== sierra ==
==> flow/design.v <==
module alu #(
    parameter INST_W = 4,
    parameter INT_W  = 6,
    parameter FRAC_W = 10,
    parameter DATA_W = INT_W + FRAC_W
)(
    input                      i_clk,
    input                      i_rst_n,
    input                      i_in_valid,
    output                     o_busy,
    input         [INST_W-1:0] i_inst,
    input  signed [DATA_W-1:0] i_data_a,
    input  signed [DATA_W-1:0] i_data_b,
    output                     o_out_valid,
    output        [DATA_W-1:0] o_data
);
localparam IDLE = 3'b000;
localparam INPUT = 3'b001;
localparam COMPUTE = 3'b010;
localparam TEMP = 3'b011; 
localparam OUTPUT = 3'b100;
reg o_busy_in ;
reg out_valid_in;
reg signed [DATA_W-1:0] i_A, i_B, nxt_i_A, nxt_i_B;
reg [INST_W-1:0] inst, nxt_inst;
reg signed [DATA_W-1:0] out1, nxt_out1;
reg [2:0] state, nxt_state;
reg       busy, nxt_busy;
reg       valid, nxt_valid;
reg signed [DATA_W:0] add, sub;
reg signed [2*DATA_W-1 :0] mul, nxt_mul;
reg signed [22:0] mul_part, sat_mul;
reg signed [22:0] round_mul;
reg signed  [2*DATA_W - 1:0] left, part_left;
reg [DATA_W - 1:0] revermatch; 
reg signed [DATA_W+3:0] data_acc [0:DATA_W-1], nxt_data_acc [0:DATA_W-1];
reg signed [20:0] temp_data_acc;
wire [3:0] index ;
reg flag ;
reg signed [15:0] mul_temp;
reg signed [45:0] soft_mul;
reg signed [15:0] soft_test;
reg signed [15:0] soft_neg; 
reg [15:0] val16;
reg [7:0] val8;
reg [3:0] val4;
reg [4:0] result;
assign o_data = out1;
assign index  = i_A[3:0];  
assign o_busy = o_busy_in;
assign o_out_valid = out_valid_in;
always @(*) begin
    if (state == COMPUTE) begin
        flag = 1'b1;
    end
    else flag = 1'b0;
end
always @(*) begin
    case (state)
        IDLE:begin
            nxt_state = INPUT;
        end 
        INPUT:begin
            if (i_in_valid) begin
                nxt_state = COMPUTE;
            end
            else nxt_state = state;
        end
        COMPUTE:begin
            nxt_state = TEMP;
        end
        TEMP:begin
            nxt_state = OUTPUT;
        end
        OUTPUT:begin
            nxt_state = IDLE;
        end
        default: nxt_state = state;
    endcase
end
always @(*) begin
    case (state)
        INPUT:begin
        if (i_in_valid) begin
            nxt_i_A = i_data_a;
            nxt_i_B = i_data_b;
            nxt_inst = i_inst;
        end
        else begin
            nxt_i_A = i_A;
            nxt_i_B = i_B;
            nxt_inst = inst;
        end
        end 
        default: begin
            nxt_i_A = i_A;
            nxt_i_B = i_B;
            nxt_inst = inst;
        end
    endcase
end
always @(*) begin
    if (state == OUTPUT) begin
        out_valid_in = 1'b1;  
    end
    else out_valid_in = 1'b0;  
end
always @(*) begin
    if (state == INPUT) begin
        o_busy_in = 1'b0;
    end
    else o_busy_in = 1'b1;
end
integer i;
always @(*) begin
    for(i=0;i<DATA_W;i=i+1)begin
    nxt_data_acc[i] = data_acc[i];
    end
    add = 0; sub = 0; mul = 0; mul_part = 0; round_mul = 0; sat_mul = 0;
    temp_data_acc = 0; soft_mul = 0; soft_test = 0; soft_neg = 0;
    left = 0; part_left = 0; result = 0; val16 = 0; val8 = 0; val4 = 0;
    case (inst)
        0: begin
            add = i_A + i_B;
            nxt_out1 = (!add[DATA_W] && add[DATA_W - 1]) ? 16'b0111_1111_1111_1111 :
                      (add[DATA_W] && !add[DATA_W - 1]) ? 16'b1000_0000_0000_0000 : add[DATA_W-1:0];
        end
        1:begin
            sub = i_A - i_B;
            nxt_out1 = (!sub[DATA_W] && sub[DATA_W - 1]) ?  16'b0111_1111_1111_1111 : 
                      (sub[DATA_W] && !sub[DATA_W - 1]) ?  16'b1000_0000_0000_0000 : sub[DATA_W-1:0];
        end
        2:begin
            mul = i_A*i_B;  
            mul_part = mul[2*DATA_W-1:9]; 
            if(mul_part[0] == 1'b1)begin
                round_mul = mul_part + 1'b1;
            end
            else begin
                round_mul = mul_part ;
            end
            sat_mul = (!round_mul[22] && (round_mul[21:11]> 11'b000_0001_1111)) ? 23'b011_1111_1111_1111_1111_1111 :  
                      (round_mul[22]  && (round_mul[21:11]< 11'b111_1110_0000)) ? 23'b100_0000_0000_0000_0000_0000 : round_mul;
            if ((sat_mul == 23'b011_1111_1111_1111_1111_1111) || (sat_mul == 23'b100_0000_0000_0000_0000_0000)) begin
                nxt_out1 = sat_mul[22:7];
            end
            else nxt_out1 = sat_mul[16:1];
        end
        3:begin
            if (flag == 1'b1) begin
            temp_data_acc = data_acc[index] + i_B;
            nxt_data_acc[index] = temp_data_acc[19:0]; 
            end
            else nxt_data_acc[index] = data_acc[index];
            nxt_out1 = (!data_acc[index][DATA_W+3] && (data_acc[index][19:10]>10'b00_0001_1111))? 16'b0111_1111_1111_1111 :
                       (data_acc[index][DATA_W+3]  && (data_acc[index][19:10]<10'b11_1110_0000)) ? 16'b1000_0000_0000_0000 : data_acc[index][DATA_W-1:0];
        end
        4:begin  
            if(!i_A[DATA_W-1] &&  i_A[14:10]>=5'b00010) soft_mul = {6'b0,i_A,24'b0};  
            else if (!i_A[DATA_W-1] && i_A[15:10]>=5'b0) begin   
                    soft_mul = ((i_A<<<1'b1) + 16'b0000_1000_0000_0000)*(30'b000000_01010101010101_0101_010101);
            end
            else if (i_A[15:10] == 6'b111111) begin    
                soft_test = i_A + 16'b0000_1000_0000_0000;
                soft_mul = (soft_test)*(30'b000000_01010101010101_0101_010101);
            end
            else if (i_A[15:10] == 6'b111110) begin
                soft_neg = (i_A<<<1'b1) + 16'b0001_0100_0000_0000;
                soft_mul = soft_neg*(30'b000000_000111000111000111_000111);
            end
            else if (i_A[15:10] == 6'b111101) begin
                soft_neg = (i_A + 16'b0000_1100_0000_0000);
                soft_mul = soft_neg*(30'b000000_000111000111000111_000111);
            end
            else soft_mul = 46'b0;
            nxt_out1 = ((soft_mul != 46'b01_1111_1111_1111_1111_1111_1111_1111_1111_1111_1111_1111) || (soft_mul != 46'b10_0000_0000_0000_0000_0000_0000_0000_0000_0000_0000_0000)) && (soft_mul[23] == 1'b1)?
                      soft_mul[DATA_W+23:24] + 1'b1:
                      ((soft_mul != 46'b01_1111_1111_1111_1111_1111_1111_1111_1111_1111_1111_1111) || (soft_mul != 46'b10_0000_0000_0000_0000_0000_0000_0000_0000_0000_0000_0000)) && (soft_mul[23] == 1'b0)?
                      soft_mul[DATA_W+23:24]:soft_mul[39:24];
        end
        5:begin   
            nxt_out1 = i_A ^ i_B;
        end
        6:begin   
            nxt_out1 = i_A >>> i_B;
        end
        7:begin   
            left = {i_A,i_A};
            part_left = left << i_B;
            nxt_out1 = part_left[2*DATA_W-1:DATA_W];
        end
        8:begin   
            result[4] = (i_A[15:0] == 16'b0) ? 1 : 0;
            val16     = (result[4]) ? 16'b1111_1111_1111_1111 : i_A;
            result[3] = (val16[15:8] == 8'b0) ? 1 : 0;
            val8      = (result[3]) ? val16[7:0] : val16[15:8];
            result[2] = (val8[7:4] == 4'b0) ? 1 : 0;
            val4      = (result[2]) ? val8[3:0] : val8[7:4];
            result[1] = (val4[3:2] == 2'b0) ? 1 : 0;
            result[0] = (result[1]) ? ~val4[1] : ~val4[3];
            nxt_out1 = {11'b0,result};
        end
        9:begin   
            nxt_out1[0] = (i_A[3:0] == i_B[15:12])  ? 1'b1 : 1'b0;
            nxt_out1[1] = (i_A[4:1] == i_B[14:11])  ? 1'b1 : 1'b0;
            nxt_out1[2] = (i_A[5:2] == i_B[13:10])  ? 1'b1 : 1'b0;
            nxt_out1[3] = (i_A[6:3] == i_B[12:9])   ? 1'b1 : 1'b0;
            nxt_out1[4] = (i_A[7:4] == i_B[11:8])   ? 1'b1 : 1'b0;
            nxt_out1[5] = (i_A[8:5] == i_B[10:7])   ? 1'b1 : 1'b0;
            nxt_out1[6] = (i_A[9:6] == i_B[9:6])    ? 1'b1 : 1'b0;
            nxt_out1[7] = (i_A[10:7] == i_B[8:5])   ? 1'b1 : 1'b0;
            nxt_out1[8] = (i_A[11:8] == i_B[7:4])   ? 1'b1 : 1'b0;
            nxt_out1[9] = (i_A[12:9] == i_B[6:3])   ? 1'b1 : 1'b0;
            nxt_out1[10] = (i_A[13:10] == i_B[5:2]) ? 1'b1 : 1'b0;
            nxt_out1[11] = (i_A[14:11] == i_B[4:1]) ? 1'b1 : 1'b0;
            nxt_out1[12] = (i_A[15:12] == i_B[3:0]) ? 1'b1 : 1'b0;
            nxt_out1[15:13] = 3'b000;
            end
        default: begin 
            nxt_out1 = out1;
        end
    endcase
end
    always @(posedge i_clk or negedge i_rst_n) begin
        if (!i_rst_n) begin
            out1 <= 0;
            i_A <= 0;
            i_B <= 0;
            state <= 0;
            inst <= 0;
            for ( i=0 ;i<DATA_W ;i=i+1) begin
                data_acc[i] <= 0;
            end
        end
        else begin
            out1 <= nxt_out1;
            i_A <= nxt_i_A;
            i_B <= nxt_i_B;
            state <= nxt_state;
            inst <= nxt_inst;
            for ( i=0 ;i<DATA_W ;i=i+1) begin
                data_acc[i] <= nxt_data_acc[i];
            end
        end
    end
endmodule
==> flow/config.mk <==
export PLATFORM = sky130hd
export DESIGN_NAME = alu
export DESIGN_NICKNAME = alu
export VERILOG_FILES = /design/flow/design.v
export SDC_FILE = /design/flow/constraint.sdc
export NUM_CORES = 4
export LEC_CHECK = 0
export CAP_MARGIN = 20
export CORE_MARGIN = 2
export CORE_UTILIZATION = 42
export SLEW_MARGIN = 20
==> flow/constraint.sdc <==
create_clock -name core_clock -period 9.5 [get_ports {i_clk}]
set_input_delay 1.9000 -clock core_clock [delete_from_list [all_inputs] [get_ports {i_clk}]]
set_output_delay 1.9000 -clock core_clock [all_outputs]
set_load 0.01 [all_outputs]
run.sh (not shown) runs the stock make flow with config.mk's settings and CLKGATE_MAP_FILE=.
sierra reached the final stage; the timing, DRC and antenna checks on its layout passed.
For cedar, these inputs were changed with respect to sierra:
# sierra
export LEC_CHECK = 0
export CAP_MARGIN = 20
export CORE_MARGIN = 2
export CORE_UTILIZATION = 42
export SLEW_MARGIN = 20
create_clock -name core_clock -period 9.5 [get_ports {i_clk}]
# cedar
export LEC_CHECK = 0
export ABC_AREA = 1
export CAP_MARGIN = 5
export CORE_MARGIN = 2
export CORE_UTILIZATION = 71
export CTS_CLUSTER_DIAMETER = 306
export SETUP_SLACK_MARGIN = -0.43
export SLEW_MARGIN = 20
create_clock -name core_clock -period 7.72 [get_ports {i_clk}]
==> comparison <==
- Compared cedar vs sierra, and count of inverters not on the clock network in the layout is up in cedar.
- cedar vs. sierra: final clock period utilization by the worst path picked up an extra 5.9 points; count of plain and timing-repair buffers in the layout picked up an extra 131; cell count picked up an extra 1855; area of all placed cells without fillers picked up an extra about 14%.
- Comparing sierra and cedar, the one run not ending clean was cedar.
- Every stage of cedar finished as expected; the final checks, on the other hand, flagged negative setup slack, which means the layout fails.
The inputs of zinc differ from those of cedar as listed below.
# cedar
export LEC_CHECK = 0
export ABC_AREA = 1
export CAP_MARGIN = 5
export CORE_MARGIN = 2
export CORE_UTILIZATION = 71
export CTS_CLUSTER_DIAMETER = 306
export SETUP_SLACK_MARGIN = -0.43
export SLEW_MARGIN = 20
create_clock -name core_clock -period 7.72 [get_ports {i_clk}]
# zinc
export LEC_CHECK = 0
export CAP_MARGIN = 20
export CORE_MARGIN = 2
export CORE_UTILIZATION = 40
export SLEW_MARGIN = 20
create_clock -name core_clock -period 9.5 [get_ports {i_clk}]
Results
Of the two values seen for last element of the critical path, out1[3] was produced by cedar and out1[11] by zinc.
Taking cedar as 1.0, zinc lands at 0.71 on cell count in the Yosys report.
Final checks on cedar, whose flow otherwise completed, came back failing, citing negative setup slack.
zinc was carried through to the last stage, and its layout satisfied the timing, DRC and antenna checks.
The final reports for zinc and cedar show count of different cell masters after synthesis higher in the former.
Start point of the critical path: i_A[11] -> zinc, i_A[12] -> cedar
Taking cedar as the reference point, the cell count after placement of zinc falls by 1743.
Re number of setup violations in the final report: cedar was higher than zinc.
Cell count of zinc falls short of that of cedar by more than 10%.
Compared with cedar, zinc shows core occupancy in the finished layout lower by 34 points.
Modified inputs, amber compared to zinc
# zinc
export LEC_CHECK = 0
export CAP_MARGIN = 20
export CORE_MARGIN = 2
export CORE_UTILIZATION = 40
export SLEW_MARGIN = 20
create_clock -name core_clock -period 9.5 [get_ports {i_clk}]
# amber
export LEC_CHECK = 0
export ABC_AREA = 1
export CAP_MARGIN = 20
export CORE_MARGIN = 2
export CORE_UTILIZATION = 68
export CTS_CLUSTER_SIZE = 99
export SLEW_MARGIN = 20
export TNS_END_PERCENT = 10
create_clock -name core_clock -period 6.21 [get_ports {i_clk}]
==> comparison <==
amber terminated abnormally: 5_1_grt reported GRT-0232. On number of gates given a new drive strength after cts: between amber and zinc, it ends up lower for zinc. Re synthesized cell count: amber is 2193 up on zinc. Note that the number of cells after detailed placement recorded for zinc amounts to 0.73 times the value seen in amber. Compared with zinc, in amber post-synthesis area per instance went down by 19%, fraction of the mapped netlist area in compound gates went down by 6.7 points.
#### Input delta (yarrow over amber)
# amber
export LEC_CHECK = 0
export ABC_AREA = 1
export CAP_MARGIN = 20
export CORE_MARGIN = 2
export CORE_UTILIZATION = 68
export CTS_CLUSTER_SIZE = 99
export SLEW_MARGIN = 20
export TNS_END_PERCENT = 10
create_clock -name core_clock -period 6.21 [get_ports {i_clk}]
# yarrow
export LEC_CHECK = 0
export CAP_MARGIN = 20
export CORE_MARGIN = 2
export CORE_UTILIZATION = 59
export SETUP_SLACK_MARGIN = 1.62
export SLEW_MARGIN = 20
create_clock -name core_clock -period 6.74 [get_ports {i_clk}]
==> comparison <==
yarrow finished all stages; however, its layout fails the closing checks, the failures being negative setup slack.
Of yarrow and amber, it is yarrow that has the lower number of nets at floorplan.
Changes observed in yarrow relative to amber: share of synthesized area occupied by flip-flops and latches moved up, die area moved up, netlist area before placement moved down, number of rows created at floorplan moved up.
In the tables for amber and yarrow, area share of fa/ha/maj cells after synthesis reads lower with amber.
Core area delta (yarrow − amber): unfavourable
Re number of flip-flops and latches in the synthesized netlist: no difference whatsoever between yarrow and amber.
yarrow ended up with a lower chip area line of the yosys report than amber did.
